## bitcruncher_dp
module bitcruncher_dp(
    input         clk,
    input         rst_n,
    input  [21:0] ctrl,             
    input  [15:0] MBR_in_memory,
    output [7:0]  MAR_out_memory,
    output [15:0] MBR_out_memory,
    output [7:0]  IR_out,
    output [3:0]  ALUflags
    );
Size in the first run: roughly 3400 cells after synthesis, roughly 91 flip-flops, roughly 76 I/O pins.
Settings: LEC_CHECK=0, ABC_AREA=1, CAP_MARGIN=0, CORE_ASPECT_RATIO=0.5, CORE_MARGIN=2, CORE_UTILIZATION=21, CTS_CLUSTER_DIAMETER=101, CTS_CLUSTER_SIZE=82, GPL_ROUTABILITY_DRIVEN=1, PLACE_DENSITY=0.79, SETUP_SLACK_MARGIN=-1.09, SLEW_MARGIN=5, TNS_END_PERCENT=75; clock period 27.1 ns.
run.sh (not shown) runs the stock make flow with config.mk's settings and CLKGATE_MAP_FILE=.
The baseline ran to the end with no violations.
Change:
ABC_AREA = unset   (was 1)
CAP_MARGIN = 40   (was 0)
CORE_ASPECT_RATIO = unset   (was 0.5)
CORE_UTILIZATION = 72   (was 21)
CTS_CLUSTER_DIAMETER = 29   (was 101)
CTS_CLUSTER_SIZE = 39   (was 82)
MAX_ROUTING_LAYER = met4   (was unset)
PLACE_DENSITY = 0.64   (was 0.79)
SETUP_SLACK_MARGIN = 2.29   (was -1.09)
SLEW_MARGIN = 20   (was 5)
The changed run never finished: it broke off in global routing (5_1_grt) with GRT-0232.
Synthesized cell count shrinks by 15%.
Synthesized area shrinks by 4.2%.
Die area goes down by 72%.
Change:
ABC_AREA = 1   (was unset)
CORE_ASPECT_RATIO = 0.5   (was unset)
CORE_UTILIZATION = 21   (was 72)
CTS_CLUSTER_DIAMETER = 101   (was 29)
CTS_CLUSTER_SIZE = 95   (was 39)
GPL_ROUTABILITY_DRIVEN = 0   (was 1)
HOLD_SLACK_MARGIN = 0.28   (was unset)
MAX_ROUTING_LAYER = unset   (was met4)
PLACE_DENSITY = 0.79   (was 0.64)
SETUP_SLACK_MARGIN = unset   (was 2.29)
SLEW_MARGIN = 5   (was 20)
TNS_END_PERCENT = 10   (was 75)
With this change the flow finished clean.
Die area rises to 3.5 times its value.
Area after synthesis rises by about 4.3%.
Synthesized cell count rises by 18%.
Change:
ABC_AREA = unset   (was 1)
CAP_MARGIN = 20   (was 40)
CORE_ASPECT_RATIO = unset   (was 0.5)
CORE_UTILIZATION = 40   (was 21)
CTS_CLUSTER_DIAMETER = unset   (was 101)
CTS_CLUSTER_SIZE = unset   (was 95)
GPL_ROUTABILITY_DRIVEN = unset   (was 0)
HOLD_SLACK_MARGIN = unset   (was 0.28)
PLACE_DENSITY = unset   (was 0.79)
SLEW_MARGIN = 20   (was 5)
TNS_END_PERCENT = unset   (was 10)
clock period = 35.5 ns   (was 27.1 ns; I/O delays follow)
First-iteration DRC count went down by a quarter to a third.
Worst setup slack improved by 240 ps.
Clock skew went down by 9.0 ps.
Sequential share of layout area went up by 0.72 points.
Register-to-register slack improved by 240 ps.
Final cell count went down by a quarter to a third.
Die area went down by well over a third.
Via count went down by a little under a tenth.


Setup of garnet:
The RTL this note starts from:
==> flow/design.v <==
`timescale 1ns / 1ps
module ALU_ACC(
    input         clk,
    input         rst_n,
    input         C8,     
    input         C9,     
    input         C13,    
    input         C15,    
    input         C16,    
    input         C17,    
    input         C18,    
    input         C19,    
    input         C20,    
    input         C21,    
    input  [15:0] BR_out,
    output [15:0] ALU_out,
    output reg [3:0] ALUflags  
    );
    reg [15:0] ACC;
    assign ALU_out = ACC;
    wire signed [15:0] sACC = ACC;
    wire signed [15:0] sBR  = BR_out;
    wire signed [31:0] prod = sACC * sBR;
    wire [16:0] sum  = {1'b0, ACC} + {1'b0, BR_out};
    wire [16:0] diff = {1'b0, ACC} - {1'b0, BR_out};
    wire [15:0] quot = (BR_out == 16'b0) ? 16'hFFFF : ACC / BR_out;
    reg  [15:0] res;
    always @(*) begin
        if (C17)      res = ACC >> 1;
        else if (C18) res = ACC << 1;
        else if (C19) res = ACC & BR_out;
        else if (C20) res = ACC | BR_out;
        else          res = ~ACC;
    end
    always @(posedge clk or negedge rst_n) begin
        if (!rst_n) begin
            ACC      <= 16'b0;
            ALUflags <= 4'b0;
        end
        else begin
            if (C8) begin
                ACC      <= 16'b0;
                ALUflags <= {1'b1, 3'b0};
            end
            else if (C9) begin
                ACC <= sum[15:0];
                ALUflags[3] <= (sum[15:0] == 16'b0);
                ALUflags[2] <= sum[16];
                ALUflags[1] <= (ACC[15] == BR_out[15]) && (sum[15] != ACC[15]);
                ALUflags[0] <= sum[15];
            end
            else if (C13) begin
                ACC <= diff[15:0];
                ALUflags[3] <= (diff[15:0] == 16'b0);
                ALUflags[2] <= (ACC < BR_out);
                ALUflags[1] <= (ACC[15] != BR_out[15]) && (diff[15] != ACC[15]);
                ALUflags[0] <= diff[15];
            end
            else if (C15) begin
                ACC <= prod[15:0];
                ALUflags[3] <= (prod[15:0] == 16'b0);
                ALUflags[2] <= 1'b0;
                ALUflags[1] <= (prod[31:16] != {16{prod[15]}});
                ALUflags[0] <= prod[15];
            end
            else if (C16) begin
                ACC <= quot;
                ALUflags[3] <= (quot == 16'b0);
                ALUflags[2] <= 1'b0;
                ALUflags[1] <= 1'b0;
                ALUflags[0] <= quot[15];
            end
            else if (C17 | C18 | C19 | C20 | C21) begin
                ACC <= res;
                ALUflags[3] <= (res == 16'b0);
                ALUflags[2] <= 1'b0;
                ALUflags[1] <= 1'b0;
                ALUflags[0] <= res[15];
            end
        end
    end
endmodule
`timescale 1ns / 1ps
    module BR(
    input clk,
    input rst_n,
    input C7,
    input [15:0] MBR_out,
    output [15:0] BR_out
    );
    reg [15:0] BRr;
    assign BR_out = BRr;
    always@(posedge clk or negedge rst_n) begin
        if(!rst_n) begin
            BRr <= 16'b0;
        end
        else begin
            if(C7) begin
                BRr <= MBR_out;  
            end
            else begin
                BRr <= BRr;
            end
        end
    end
endmodule
`timescale 1ns / 1ps
module IR(
    input clk,
    input rst_n,
    input C4,
    input [15:0] MBR_out,
    output [7:0] IR_out
    );
    reg [7:0] IRr;
    assign IR_out = IRr;
    always@(posedge clk or negedge rst_n) begin
        if(!rst_n) begin
            IRr <= 8'b0;
        end
        else begin
            if(C4) begin
                IRr <= MBR_out[15:8];
            end
            else begin
                IRr <= IRr;
            end
        end
    end
endmodule
`timescale 1ns / 1ps
module MAR(
    input clk,
    input rst_n,
    input C5,
    input C10,
    input [15:0] MBR_out,
    input [7:0] PC_out,
    output [7:0] MAR_out_memory
    );
    reg [7:0] MARr;
    assign MAR_out_memory = MARr;
    always@(posedge clk or negedge rst_n) begin
        if(!rst_n) begin
            MARr <= 8'b0;
        end
        else begin
            if(C5) begin
                MARr <= MBR_out[7:0];
            end
            else if(C10) begin
                MARr <= PC_out;
            end
            else begin
                MARr <= MARr;
            end
        end
    end
endmodule
`timescale 1ns / 1ps
module MBR(
    input clk,
    input rst_n,
    input C3,
    input C11,
    input C12,
    input [15:0] ALU_out,
    input [15:0] MBR_in_memory,
    output [15:0] MBR_out,
    output reg [15:0] MBR_out_memory
    );
    reg [15:0] MBRr;
    assign MBR_out = MBRr;
    always@(posedge clk or negedge rst_n) begin
        if(!rst_n) begin
            MBRr <= 16'b0;
        end
        else begin
            if(C3) begin
                MBRr <= MBR_in_memory;
            end
            else if(C12) begin
                MBRr <= ALU_out;
            end
            else begin
                MBRr <= MBRr;
            end
            if(C11) begin
                MBR_out_memory <= MBRr;
            end
        end
    end
endmodule
`timescale 1ns / 1ps
module PC(
    input clk,
    input rst_n,
    input C6,
    input C14,
    input [15:0] MBR_out,
    output [7:0] PC_out
    );
    reg [7:0] PCr;
    assign PC_out = PCr;
    always@(posedge clk or negedge rst_n) begin
        if(!rst_n) begin
            PCr <= 8'b0;
        end
        else begin
            if(C14) begin
                PCr <= MBR_out[15:8];  
            end
            else if(C6) begin
                PCr <= PCr + 1'b1;  
            end
            else begin
                PCr <= PCr;
            end
        end
    end
endmodule
`timescale 1ns / 1ps
module bitcruncher_dp(
    input         clk,
    input         rst_n,
    input  [21:0] ctrl,             
    input  [15:0] MBR_in_memory,
    output [7:0]  MAR_out_memory,
    output [15:0] MBR_out_memory,
    output [7:0]  IR_out,
    output [3:0]  ALUflags
    );
    wire [21:0] Control_Signals = ctrl;
    wire [15:0] MBR_out;
    wire [15:0] BR_out;
    wire [15:0] ALU_out;
    wire [7:0]  PC_out;
    MAR u_MAR(
    .clk     ( clk     ),
    .rst_n   ( rst_n   ),
    .C5      ( Control_Signals[5]  ),
    .C10     ( Control_Signals[10] ),
    .MBR_out ( MBR_out ),
    .PC_out  ( PC_out  ),
    .MAR_out_memory ( MAR_out_memory )
    );
    MBR u_MBR(
    .clk           ( clk           ),
    .rst_n         ( rst_n         ),
    .C3            ( Control_Signals[3]  ),
    .C11           ( Control_Signals[11] ),
    .C12           ( Control_Signals[12] ),
    .ALU_out       ( ALU_out       ),
    .MBR_in_memory ( MBR_in_memory ),
    .MBR_out       ( MBR_out       ),
    .MBR_out_memory ( MBR_out_memory )
    );
    ALU_ACC u_ALU_ACC(
    .clk     ( clk     ),
    .rst_n   ( rst_n   ),
    .C8      ( Control_Signals[8]  ),
    .C9      ( Control_Signals[9]  ),
    .C13     ( Control_Signals[13] ),
    .C15     ( Control_Signals[15] ),
    .C16     ( Control_Signals[16] ),
    .C17     ( Control_Signals[17] ),
    .C18     ( Control_Signals[18] ),
    .C19     ( Control_Signals[19] ),
    .C20     ( Control_Signals[20] ),
    .C21     ( Control_Signals[21] ),
    .BR_out  ( BR_out  ),
    .ALU_out ( ALU_out ),
    .ALUflags ( ALUflags )
    );
    PC u_PC(
    .clk     ( clk     ),
    .rst_n   ( rst_n   ),
    .C6      ( Control_Signals[6]  ),
    .C14     ( Control_Signals[14] ),
    .MBR_out ( MBR_out ),
    .PC_out  ( PC_out  )
    );
    IR u_IR(
    .clk     ( clk     ),
    .rst_n   ( rst_n   ),
    .C4      ( Control_Signals[4] ),
    .MBR_out ( MBR_out ),
    .IR_out  ( IR_out  )
    );
    BR u_BR(
    .clk     ( clk     ),
    .rst_n   ( rst_n   ),
    .C7      ( Control_Signals[7] ),
    .MBR_out ( MBR_out ),
    .BR_out  ( BR_out  )
    );
endmodule
export LEC_CHECK = 0
export ABC_AREA = 1
export CAP_MARGIN = 15
export CORE_ASPECT_RATIO = 0.5
export CORE_MARGIN = 2
export CORE_UTILIZATION = 72
export CTS_CLUSTER_DIAMETER = 366
export CTS_CLUSTER_SIZE = 100
export SETUP_SLACK_MARGIN = -1.81
export SLEW_MARGIN = 20
export TNS_END_PERCENT = 10
create_clock -name core_clock -period 20.4 [get_ports {clk}]
garnet did not finish; the tool stopped in global routing with error GRT-0232.
#### Input delta (juniper over garnet)
Settings: swapping 15 for 20 in CAP_MARGIN; clearing SETUP_SLACK_MARGIN, which used to be -1.81; clearing CTS_CLUSTER_DIAMETER, which used to be 366; clearing ABC_AREA, which used to be 1; clearing TNS_END_PERCENT, which used to be 10; swapping 72 for 58 in CORE_UTILIZATION; clearing CTS_CLUSTER_SIZE, which used to be 100; clearing CORE_ASPECT_RATIO, which used to be 0.5; swapping 20.4 for 35.5 in the clock period (ns, I/O delays scaled along).
Findings:
- Compared with garnet, die outline height in juniper increased by more than half.
- Summary of juniper over garnet: sum of net half-perimeters after detailed placement moved down; core box area moved up; number of distinct library cells after synthesis moved up; post-synthesis area per instance moved up; number of core rows moved up.
- The final layout from juniper, which completed every stage, passed the timing, design-rule and antenna checks at the end of the flow.
- Post-synthesis share of cell area spent on and-or and or-and gates: juniper higher than garnet
> inputs changed (juniper -> cedar)
Settings: setting ABC_AREA to 1 for the first time; setting PLACE_DENSITY_LB_ADDON to 0.01 for the first time; setting CTS_CLUSTER_DIAMETER to 204 for the first time; setting TNS_END_PERCENT to 100 for the first time; changing CORE_UTILIZATION from 58 to 72; changing the clock period (ns, I/O delays scaled along) from 35.5 to 21.3.
==> comparison <==
For cedar, the flow was terminated by a tool error in global routing and produced no final design.
Sequential fraction of the synthesis area sits lower in cedar than in juniper.
In cedar, the worst slack at placement came out 4920 ps below the value in juniper.
juniper -> cedar: number of placement rows decreased by a little under 10%
Against juniper, cedar comes in 74 higher on post-CTS setup buffer count.
Starting density of the core for cedar: 14 points up relative to juniper
cedar vs juniper on complex-gate fraction of the synthesized area: cedar is the lower one.
Synthesis area per yosys: cedar > juniper
Cmp juniper and cedar / count of distinct cell types in the synthesized netlist / higher: juniper
cedar vs juniper: number of instances resized during post-cts repair up in cedar
cedar vs. juniper: overall die area went down by about 16%.
cedar ended up with a higher number of cells produced by synthesis than juniper did.
Here is what was changed in the inputs of violet compared with cedar.
Settings: putting CTS_CLUSTER_SIZE at 99 where nothing was set; putting SETUP_SLACK_MARGIN at 2.59 where nothing was set; clearing TNS_END_PERCENT, which used to be 100; putting PLACE_DENSITY at 0.42 where nothing was set; swapping 204 for 166 in CTS_CLUSTER_DIAMETER; clearing PLACE_DENSITY_LB_ADDON, which used to be 0.01; swapping 21.3 for 28.9 in the clock period (ns, I/O delays scaled along).
Results
violet reached the final stage; the timing, design-rule and antenna checks on its layout passed. For number of cells in the design after placement, dividing the value from cedar by the value from violet gives 1.10. violet ends up with a sum of net half-perimeters after detailed placement that is 7.1% lower than in cedar. As far as number of H-tree branching levels goes, cedar and violet are indistinguishable; the numbers are identical. violet vs cedar: global placement routability congestion down in violet. Looking at number of instances resized during post-cts repair across violet and cedar, the one that comes out lower is violet.
The following lists how yarrow was set up differently from violet:
Settings: swapping 166 for 341 in CTS_CLUSTER_DIAMETER; clearing ABC_AREA, which used to be 1; swapping 72 for 65 in CORE_UTILIZATION; clearing SETUP_SLACK_MARGIN, which used to be 2.59; clearing PLACE_DENSITY, which used to be 0.42; clearing CTS_CLUSTER_SIZE, which used to be 99; swapping 28.9 for 26.2 in the clock period (ns, I/O delays scaled along).
==> results <==
- Among yarrow and violet, a clean, completed layout was produced by violet alone.
- The flow completed for yarrow, but it is not clean: the layout still shows setup timing.
- Diff yarrow..violet | post-route antenna net violation count | unchanged
- yarrow vs violet, post-synthesis xor/xnor area fraction went down by 0.66 points.
- yarrow: share of the clock period used by the worst path after layout higher than violet
- Flop share of the area sits lower in yarrow than in violet.
- Relative to violet, the design area of yarrow is higher by about 13%.
- Of yarrow and violet, violet shows the lower sequential area share after synthesis, with yarrow above it.
- Re detail-routed net length per standard cell: violet was lower than yarrow.
